Design SevenSegmentALU, start of the top module:
module SevenSegmentALU(
    input clk, 
    input reset,
    input onesBtn, 
    input tensBtn, 
    input hundredsBtn, 
    input sign, 
    input enter, 
    output [6:0] seg,
    output [3:0] anode 
);
    parameter DEBOUNCE_CLKS = 1000;
    wire resetPulse;
    systemResetHandler #(.DEBOUNCE_CLKS(DEBOUNCE_CLKS)) resetHandlerInstance (
        .clk(clk),
        .reset(reset),
        .resetPulse(resetPulse)
    );
    wire onesBtnPulse;
    buttonSyncPulse #(.DEBOUNCE_CLKS(DEBOUNCE_CLKS)) onesBtnGen (
        .clk(clk),
        .resetPulse(resetPulse), 
        .button(onesBtn),
        .buttonPulse(onesBtnPulse)
    );
    wire tensBtnPulse;
    buttonSyncPulse #(.DEBOUNCE_CLKS(DEBOUNCE_CLKS)) tensBtnGen (
        .clk(clk),
        .resetPulse(resetPulse), 
        .button(tensBtn),
        .buttonPulse(tensBtnPulse)
    );
    wire hundredsBtnPulse;
    buttonSyncPulse #(.DEBOUNCE_CLKS(DEBOUNCE_CLKS)) hundredsBtnGen (
        .clk(clk),
        .resetPulse(resetPulse), 
        .button(hundredsBtn),
        .buttonPulse(hundredsBtnPulse)
    );
    wire signPulse;
    buttonSyncPulse #(.DEBOUNCE_CLKS(DEBOUNCE_CLKS)) signBtnGen (
        .clk(clk),
        .resetPulse(resetPulse), 
        .button(sign),
        .buttonPulse(signPulse)
    );
    wire enterPulse;
  ...
For scale: ~1100 cells after synthesis, ~18 I/O pins, ~9100 µm² of cells after synthesis.
export LEC_CHECK = 0
export CAP_MARGIN = 20
export CELL_PAD_IN_SITES_GLOBAL_PLACEMENT = 1
export CORE_MARGIN = 2
export CORE_UTILIZATION = 40
export CTS_CLUSTER_DIAMETER = 237
export HOLD_SLACK_MARGIN = -0.08
export SLEW_MARGIN = 20
create_clock -name core_clock -period 10.0 [get_ports {clk}]
run.sh (not shown) runs the stock make flow with config.mk's settings and CLKGATE_MAP_FILE=.
The baseline ran to the end with no violations.
Change:
- ABC_AREA: unset -> 1
- CORE_UTILIZATION: 40 -> 71
- TNS_END_PERCENT: unset -> 65
Outcome:
- The new run died in global placement without I/O (3_1_place_gp_skip_io)
- die size is lower by 42%
- synthesized cell count rises by 16%
- area after synthesis climbs by 1.1%
Change:
- ABC_AREA: 1 -> 0
- CELL_PAD_IN_SITES_GLOBAL_PLACEMENT: 1 -> unset
- CORE_UTILIZATION: 71 -> 15
- CTS_CLUSTER_DIAMETER: 237 -> 373
- CTS_CLUSTER_SIZE: unset -> 99
- HOLD_SLACK_MARGIN: -0.08 -> -0.1
- PLACE_DENSITY: unset -> 0.88
- SLEW_MARGIN: 20 -> 30
- TNS_END_PERCENT: 65 -> 35
The changed run passed the timing, design-rule and antenna checks.
Die area grows to 4.5 times its value.
Synthesized cell count shrinks by 14%.
Synthesized area shrinks by 1.0%.
Change:
- ABC_AREA: 0 -> unset
- CORE_MARGIN: 2 -> 9
- CORE_UTILIZATION: 15 -> 40
- CTS_CLUSTER_DIAMETER: 373 -> 237
- CTS_CLUSTER_SIZE: 99 -> unset
- HOLD_SLACK_MARGIN: -0.1 -> unset
- PLACE_DENSITY: 0.88 -> unset
- SLEW_MARGIN: 30 -> 20
- TNS_END_PERCENT: 35 -> unset
Outcome: The changed run finished clean. Routed wire length drops by 2.0%. Die size went down by 55%. Critical path depth stays the same. Fmax is higher by 1.6%.


== job 2953 ==
Starting RTL as in the previous note.
Settings: LEC_CHECK=0, ABC_AREA=0, CAP_MARGIN=20, CELL_PAD_IN_SITES_GLOBAL_PLACEMENT=0, CORE_ASPECT_RATIO=1.21, CORE_MARGIN=2, CORE_UTILIZATION=67, CTS_CLUSTER_SIZE=50, GPL_TIMING_DRIVEN=1, HOLD_SLACK_MARGIN=-0.09, PLACE_DENSITY_LB_ADDON=0.0, SLEW_MARGIN=0, TNS_END_PERCENT=70; clock period 4.96 ns.
Job 2953: all stages done; final checks FAILED (setup timing).
Modified inputs, job 4451 compared to job 2953
Settings: HOLD_SLACK_MARGIN removed (was -0.09); CORE_UTILIZATION changed from 67 to 71; CTS_CLUSTER_SIZE changed from 50 to 41; TNS_END_PERCENT changed from 70 to 95; PLACE_DENSITY_LB_ADDON changed from 0.0 to 0.28.
==> results <==
The flow for job 4451 finished, though final verification flagged setup timing. Setup slack: job 4451 less than job 2953. Total power of the final layout in job 4451 is 3.6% higher than in job 2953. Portion of the clock cycle consumed by the worst path in the final layout: lower on job 2953. As far as max-slew violation count goes, job 2953 and job 4451 are indistinguishable; the numbers are identical. | global-route wire length before repair | job 4451 vs job 2953 | worse |. Measured against job 2953, the fill cell instance count of the final layout of job 4451 comes out at 0.73 times the reference value.
Modified inputs, job 1247 compared to job 4451
Settings: a deleted TNS_END_PERCENT that had been 95; a deleted PLACE_DENSITY_LB_ADDON that had been 0.28; a change of SLEW_MARGIN from 0 to 20; an added PLACE_DENSITY of 0.66; a deleted ABC_AREA that had been 0; a deleted CELL_PAD_IN_SITES_GLOBAL_PLACEMENT that had been 0; a deleted CORE_ASPECT_RATIO that had been 1.21; a deleted CTS_CLUSTER_SIZE that had been 41; a deleted GPL_TIMING_DRIVEN that had been 1; a change of the clock period (ns, I/O delays scaled along) from 4.96 to 6.65.
--- outcome ---
Every stage of the flow completed for job 1247, and the final layout passed the timing, design-rule and antenna checks.
Compared to job 4451, job 1247 has global routing usage on met2 12 points lower.
The area fraction in full adders, half adders and majority gates of job 4451 and that of job 1247 are within noise of each other.
Diff job 1247..job 4451 | synthesized cell count | negligible
Setup WNS job 4451 -> job 1247: better
Comparing job 4451 and job 1247, the lower die outline height is on job 1247.
What job 4753 does differently from job 1247 at the input level:
Settings: a deleted PLACE_DENSITY that had been 0.66; an added TNS_END_PERCENT of 10; a change of CORE_UTILIZATION from 71 to 72; an added ABC_AREA of 1; a change of the clock period (ns, I/O delays scaled along) from 6.65 to 3.59.
Notes after the runs:
Relative to job 1247, area of the multi-input gates has decreased by 73 um2 in job 4753.
Area share of xor/xnor cells in the synthesized design: job 4753 lower than job 1247
For total detailed-routing wirelength, dividing the value from job 4753 by the value from job 1247 gives 1.3.
In terms of die outline height, job 4753 and job 1247 differ only marginally.
STATUS run=job 4753 STAGES=ALL_DONE FINAL_CHECKS=FAILED CAUSE=setup timing


Starting RTL as in the previous note.
export LEC_CHECK = 0
export ABC_AREA = 1
export CAP_MARGIN = 20
export CORE_ASPECT_RATIO = 1.46
export CORE_MARGIN = 2
export CORE_UTILIZATION = 72
export CTS_CLUSTER_DIAMETER = 399
export CTS_CLUSTER_SIZE = 98
export HOLD_SLACK_MARGIN = 0.29
export PLACE_DENSITY = 0.38
export SLEW_MARGIN = 20
export TNS_END_PERCENT = 10
create_clock -name core_clock -period 3.59 [get_ports {clk}]
The first run finished but fails on setup timing.
Rerun with:
- ABC_AREA: 1 -> unset
- CORE_ASPECT_RATIO: 1.46 -> unset
- CORE_UTILIZATION: 72 -> 19
- CTS_CLUSTER_DIAMETER: 399 -> unset
- CTS_CLUSTER_SIZE: 98 -> unset
- HOLD_SLACK_MARGIN: 0.29 -> unset
- PLACE_DENSITY: 0.38 -> unset
- TNS_END_PERCENT: 10 -> unset
- clock period: 3.59 -> 11.3 ns (I/O delays scaled with it)
Now the flow passed the timing, design-rule and antenna checks.
Flip-flop count stays the same.
Power is lower by 68%.
Via count goes down by 17%.
Design area went down by 3.3%.
Clock power fell by 67%.
Wire length decreases by 11%.
Hold slack is worse by 3.0 ps.
Global-route usage went down by 24 points.
Setup slack gets better by 6100 ps.
Rerun with:
- ABC_AREA: unset -> 1
- CORE_UTILIZATION: 19 -> 57
- CTS_CLUSTER_SIZE: unset -> 100
- clock period: 11.3 -> 4.87 ns (I/O delays scaled with it)
Result: Sequential power climbs by 130%; synthesized cell count goes up by 16%; flip-flop count does not change; global-route usage rose by 15 points; register-to-register slack gets worse by 4900 ps; die area decreases by 65%; total power is higher by 130%; final cell count fell by 11%; area after synthesis rose by 1.1%.
Rerun with:
- CORE_UTILIZATION: 57 -> 72
- CTS_CLUSTER_DIAMETER: unset -> 211
- clock period: 4.87 -> 6.93 ns (I/O delays scaled with it)
- count of clock-buffer cells in the layout rose by 2
- critical path depth fell by 5
- clock skew barely changes
- utilization rose by 13 points
- cell count fell by about 5%
Rerun with:
- CAP_MARGIN: 20 -> 0
- TNS_END_PERCENT: unset -> 10
- clock period: 6.93 -> 4.87 ns (I/O delays scaled with it)
The changed run reached the layout checks and failed them: setup timing.
Total power rises by 36%.
Clock power went up by 29%.
Critical path depth came out higher by 5.
Routed wire length came out higher by 12%.
Synthesized area stays the same.
Global-route usage went up by 0.27 points.
Via count climbs by 5.9%.
Register-to-register slack gets worse by 1400 ps.
Clock skew stays flat.
Rerun with:
- ABC_AREA: 1 -> unset
- CAP_MARGIN: 0 -> 20
- CORE_UTILIZATION: 72 -> 58
- CTS_CLUSTER_DIAMETER: 211 -> unset
- CTS_CLUSTER_SIZE: 100 -> unset
- TNS_END_PERCENT: 10 -> unset
- clock period: 4.87 -> 4.7 ns (I/O delays scaled with it)
The changed run finished but failed the layout checks on setup timing; setup slack loses 260 ps; die area increases by 22%; wire length decreases by 7.8%; final area increases by 3.0%; hold slack is about the same; sequential cell count is unchanged; clock skew barely changes; total power increases by 9.4%.


umber:
SevenSegmentALU again, from the RTL that the note above started with.
export LEC_CHECK = 0
export ABC_AREA = 1
export CAP_MARGIN = 5
export CELL_PAD_IN_SITES_GLOBAL_PLACEMENT = 2
export CORE_ASPECT_RATIO = 1.21
export CORE_MARGIN = 2
export CORE_UTILIZATION = 30
export CTS_CLUSTER_DIAMETER = 305
export CTS_CLUSTER_SIZE = 41
export GPL_TIMING_DRIVEN = 1
export HOLD_SLACK_MARGIN = 0.08
export PLACE_DENSITY_LB_ADDON = 0.1
export SLEW_MARGIN = 0
export TNS_END_PERCENT = 95
create_clock -name core_clock -period 3.65 [get_ports {clk}]
In umber the implementation completed, yet the final layout does not meet the checks, the culprit being setup timing.
diff inputs: umber => indigo
- removing PLACE_DENSITY_LB_ADDON (formerly 0.1)
- changing CORE_UTILIZATION from 30 to 72
- changing CAP_MARGIN from 5 to 20
- removing CTS_CLUSTER_DIAMETER (formerly 305)
- changing CELL_PAD_IN_SITES_GLOBAL_PLACEMENT from 2 to 0
- removing HOLD_SLACK_MARGIN (formerly 0.08)
- changing the clock period (ns, I/O delays scaled along) from 3.65 to 3.9
Results
- indigo: all stages done; final checks FAILED (setup timing).
- Floorplan check, indigo vs umber: die outline smaller in indigo
- Going from umber to indigo, relative area change from synthesis to final layout decreased 2.9 points; first-pass GRT wire length fell by 5.7%.
- Looking at worst setup slack across indigo and umber, the one that comes out higher is umber.
- In the route summary, indigo ends up with a via count exceeding that of umber.
Here is what was changed in the inputs of yarrow compared with indigo.
- GPL_TIMING_DRIVEN: 1 -> unset
- CTS_CLUSTER_SIZE: 41 -> unset
- CELL_PAD_IN_SITES_GLOBAL_PLACEMENT: 0 -> unset
- CORE_ASPECT_RATIO: 1.21 -> unset
- TNS_END_PERCENT: 95 -> unset
- SLEW_MARGIN: 0 -> 20
- CORE_UTILIZATION: 72 -> 60
- the clock period (ns, I/O delays scaled along): 3.9 -> 11.3
==> results <==
yarrow reached the final stage; the timing, design-rule and antenna checks on its layout passed. yarrow — final core utilization 21 points lower, indigo as reference. Summary of yarrow over indigo: routed wire length lower; fraction of area in multi-input gates higher. For the sequential share of layout area, yarrow came in 2.9 points higher than indigo did.
Relative to yarrow, the following input files were edited for cedar:
- a change of CORE_UTILIZATION from 60 to 72
- an added PLACE_DENSITY of 0.35
- a change of the clock period (ns, I/O delays scaled along) from 11.3 to 4.17
Findings:
- Comparing cedar against yarrow, there is no change at all in sequential cell count.
- yarrow vs cedar, cell with the biggest individual delay on the critical path: fa_1 vs fa_2
- yarrow → cedar: sequential power rose 170%, utilization rose 24 points.
- Although it ran to completion, cedar produced a layout that fails the final checks because of setup timing.
- Per the comparison of cedar with yarrow, highest fanout seen on the critical path decreased 25, switching power increased 200%, least setup slack across all paths after layout decreased 7580 ps, total power after layout increased about 180%, part of the total power dissipated in the clock network increased 1.6 points.
- yarrow ended up with sum[9] as its timing endpoint of the critical path; cedar ended up with sum[10].
- The final reports for cedar and yarrow show sequential share of layout area lower in the former.
- | layout buffer count excluding clock buffers | cedar vs yarrow | 520% higher |
- Compared with yarrow, cedar shows a lower placeable core region.
[inputs] violet vs cedar
- CTS_CLUSTER_SIZE newly set to 78
- PLACE_DENSITY_LB_ADDON newly set to 0.14
- PLACE_DENSITY removed (was 0.35)
- CTS_CLUSTER_DIAMETER newly set to 92
- the clock period (ns, I/O delays scaled along) changed from 4.17 to 3.97
--- outcome ---
- Of the two values seen for worst-path cell with the longest stage delay, nand4_1 was produced by violet and fa_2 by cedar.
- Taking violet as 1.0, cedar lands at 0.915 on power per unit of standard cell area.
- Status for cedar and violet: no clean run
- Complete run, failing final checks: cedar, reason setup timing.
- Delta (violet minus cedar): area added between synthesis and finish shows a reduction of 1.1 points; chip area in the Yosys report has remained practically unchanged; count of fill cells added during filler insertion grew by 3; overall power went up about 8%.
- sum[3] as the worst setup path endpoint was reported by violet, and sum[10] by cedar.
- Going from cedar to violet, part of the cycle the worst path needs shrinks by 5.0 points.
Power and IR drop assume default switching activity.
